== rev 12 ==
## uart_top
module uart_top #(
    parameter   OPERAND_WIDTH = 512,
    parameter   ADDER_WIDTH   = 128,
    parameter   NBYTES        = OPERAND_WIDTH / 8,  
    parameter   CLK_FREQ      = 125_000_000,
    parameter   BAUD_RATE     = 7_812_500    
  )  
  (
    input   wire   iClk, iRst,
    input   wire   iRx,
    output  wire   oTx
  );
For scale: ~13,000 cells after synthesis, about 4 I/O pins, roughly 0.12 mm² of cells after synthesis.
export LEC_CHECK = 0
export CAP_MARGIN = 20
export CORE_MARGIN = 2
export CORE_UTILIZATION = 62
export PLACE_DENSITY = 0.35
export SETUP_SLACK_MARGIN = 0.63
export SLEW_MARGIN = 20
create_clock -name core_clock -period 6.7 [get_ports {iClk}]
run.sh (not shown) runs the stock make flow with config.mk's settings and CLKGATE_MAP_FILE=.
Input changes introduced in rev 13 (baseline for comparison: rev 12):
- SETUP_SLACK_MARGIN now -0.27, was 0.63
- PLACE_DENSITY no longer set, was 0.35
- CORE_UTILIZATION now 72, was 62
- the clock period (ns, I/O delays scaled along) now 3.0, was 6.7
Notes after the runs:
Design internal power (rev 13 / rev 12): 2.2. In the metrics for rev 12 and rev 13, the one carrying the higher final period demand of the worst path is rev 12. When rev 13 is set beside rev 12, its via count turns out to be 5,444 larger. Going from rev 12 to rev 13, global-route usage grew by 6.2 points; routed length per placed instance climbed 0.48 µm; area growth from synthesis to final layout went up 3.8 points; wire length of the first global-routing pass +about 3%. In the flow results for rev 12 and rev 13, the post-route clock period utilization is larger on rev 13. Rev 13 against rev 12: area fraction of clock buffers and clock inverters lower; final critical-path setup slack decreased by 3.01 ns relative to the old numbers. No crash in rev 13: every stage finished, but the layout fails its final checks due to setup timing. Looking at launching element of the worst setup path, the MP_ADDER_INST.regB_Q[52]$_SDFF_PP0_ result is from rev 12; the MP_ADDER_INST.regB_Q[72]$_SDFF_PP0_ one comes from rev 13.


uart_top again, from the RTL that the note above started with.
make LEC_CHECK=0 CAP_MARGIN=40 CORE_MARGIN=2 CORE_UTILIZATION=72 CTS_CLUSTER_DIAMETER=395 CTS_CLUSTER_SIZE=14 PLACE_DENSITY_LB_ADDON=0.24 SETUP_SLACK_MARGIN=0.91 SLEW_MARGIN=20 finish   # period 3.08 ns
The starting point finished but fails on negative setup slack.
Rerun with:
- CAP_MARGIN: 40 -> 20
- CORE_UTILIZATION: 72 -> 66
- CTS_CLUSTER_DIAMETER: 395 -> unset
- CTS_CLUSTER_SIZE: 14 -> unset
- PLACE_DENSITY_LB_ADDON: 0.24 -> unset
- SETUP_SLACK_MARGIN: 0.91 -> unset
- clock period: 3.08 -> 6.94 ns (I/O delays scaled with it)
Effect: This time the run produced a clean layout; power came out lower by 51%; sequential power shrinks by 56%; synthesized area stays the same.


## exp/fjord
uart_top again, from the RTL that the note above started with.
==> flow/config.mk <==
export PLATFORM = sky130hd
export DESIGN_NAME = uart_top
export DESIGN_NICKNAME = uart_top
export VERILOG_FILES = /design/flow/design.v
export SDC_FILE = /design/flow/constraint.sdc
export NUM_CORES = 4
export LEC_CHECK = 0
export CAP_MARGIN = 15
export CORE_MARGIN = 2
export CORE_UTILIZATION = 72
export CTS_CLUSTER_DIAMETER = 397
export SETUP_SLACK_MARGIN = -0.27
export SLEW_MARGIN = 20
==> flow/constraint.sdc <==
create_clock -name core_clock -period 3.0 [get_ports {iClk}]
set_input_delay 0.6000 -clock core_clock [delete_from_list [all_inputs] [get_ports {iClk}]]
set_output_delay 0.6000 -clock core_clock [all_outputs]
set_load 0.01 [all_outputs]
In exp/fjord the implementation ran to completion but is not tape-out ready, as the final checks report setup timing.
What exp/garnet does differently from exp/fjord at the input level:
diff --git a/flow/config.mk b/flow/config.mk
--- a/flow/config.mk
+++ b/flow/config.mk
@@ -8 +8 @@
-export CAP_MARGIN = 15
+export CAP_MARGIN = 20
@@ -10,3 +10 @@
-export CORE_UTILIZATION = 72
-export CTS_CLUSTER_DIAMETER = 397
-export SETUP_SLACK_MARGIN = -0.27
+export CORE_UTILIZATION = 58
==> flow/constraint.sdc <==
create_clock -name core_clock -period 6.94 [get_ports {iClk}]
set_input_delay 1.3880 -clock core_clock [delete_from_list [all_inputs] [get_ports {iClk}]]
set_output_delay 1.3880 -clock core_clock [all_outputs]
set_load 0.01 [all_outputs]
==> comparison <==
The final layout from exp/garnet, which completed every stage, passed the timing, DRC and antenna checks at the end of the flow. On net switching component of the power, exp/garnet does better than exp/fjord. Master of the slowest instance on the critical path = sky130_fd_sc_hd__fa_2: exp/fjord; master of the slowest instance on the critical path = sky130_fd_sc_hd__a211oi_1: exp/garnet. exp/garnet: power 47000 µW below exp/fjord. Taking exp/fjord as the reference, in exp/garnet final area went down by 0.0043 mm², length in cells of the worst reg-to-reg path went down by 2, smallest hold slack went up by 0.18 ns, combinational cell fraction of total power went down by 0.5 points, count of pins over their slew limit was more or less identical.
Input changes introduced in exp/quartz (baseline for comparison: exp/garnet):
diff --git a/flow/config.mk b/flow/config.mk
--- a/flow/config.mk
+++ b/flow/config.mk
@@ -10 +10 @@
-export CORE_UTILIZATION = 58
+export CORE_UTILIZATION = 40
==> flow/constraint.sdc <==
create_clock -name core_clock -period 8.0 [get_ports {iClk}]
set_input_delay 1.6000 -clock core_clock [delete_from_list [all_inputs] [get_ports {iClk}]]
set_output_delay 1.6000 -clock core_clock [all_outputs]
set_load 0.01 [all_outputs]
[summary]
- The met2 demand-to-capacity share in global routing number comes out lower for exp/quartz vs exp/garnet.
- exp/garnet has higher sequential power than exp/quartz.
- When the final numbers for exp/garnet and exp/quartz were put side by side, the area of the die turned out to be greater in exp/quartz.
- exp/garnet and exp/quartz ended up with nearly the same detailed-routing wirelength on met1.
- Compared with exp/garnet, in exp/quartz required time of the critical path now larger, mean instance size in the synthesized netlist ~0 delta.
- Summary of exp/quartz over exp/garnet: fmax now larger; wire length of the first global-routing pass now sits lower; wire length went down by 5.7%.
- The worst hold slack across all endpoints reported for exp/quartz is smaller than that of exp/garnet by 0.0045 ns.
- Of the two candidates, exp/garnet has the worse post-layout minimum cycle time and exp/quartz the better one.
The inputs of exp/juniper differ from those of exp/quartz as listed below.
diff --git a/flow/config.mk b/flow/config.mk
--- a/flow/config.mk
+++ b/flow/config.mk
@@ -10 +10,2 @@
-export CORE_UTILIZATION = 40
+export CORE_UTILIZATION = 72
+export CTS_CLUSTER_DIAMETER = 117
==> flow/constraint.sdc <==
create_clock -name core_clock -period 3.53 [get_ports {iClk}]
set_input_delay 0.7060 -clock core_clock [delete_from_list [all_inputs] [get_ports {iClk}]]
set_output_delay 0.7060 -clock core_clock [all_outputs]
set_load 0.01 [all_outputs]
## What came out
From exp/quartz to exp/juniper the numbers moved as follows: share of total power consumed by net switching rose 0.22 points, combinational share of power rose 0.6 points.
Compared to exp/quartz, the routing of exp/juniper uses more wire.
Setup TNS, exp/quartz and exp/juniper: lower on exp/juniper
Row global-route usage: exp/juniper higher / exp/quartz lower
Against exp/quartz, exp/juniper comes in 0.060 ns higher on transition time at the pin with the least slew margin.
Looking across exp/quartz and exp/juniper, the single run that reached the end with no open violations was exp/quartz.
Re fmax: exp/quartz was lower than exp/juniper.
Power figures rest on the tool's default switching activity, not on a simulated workload.
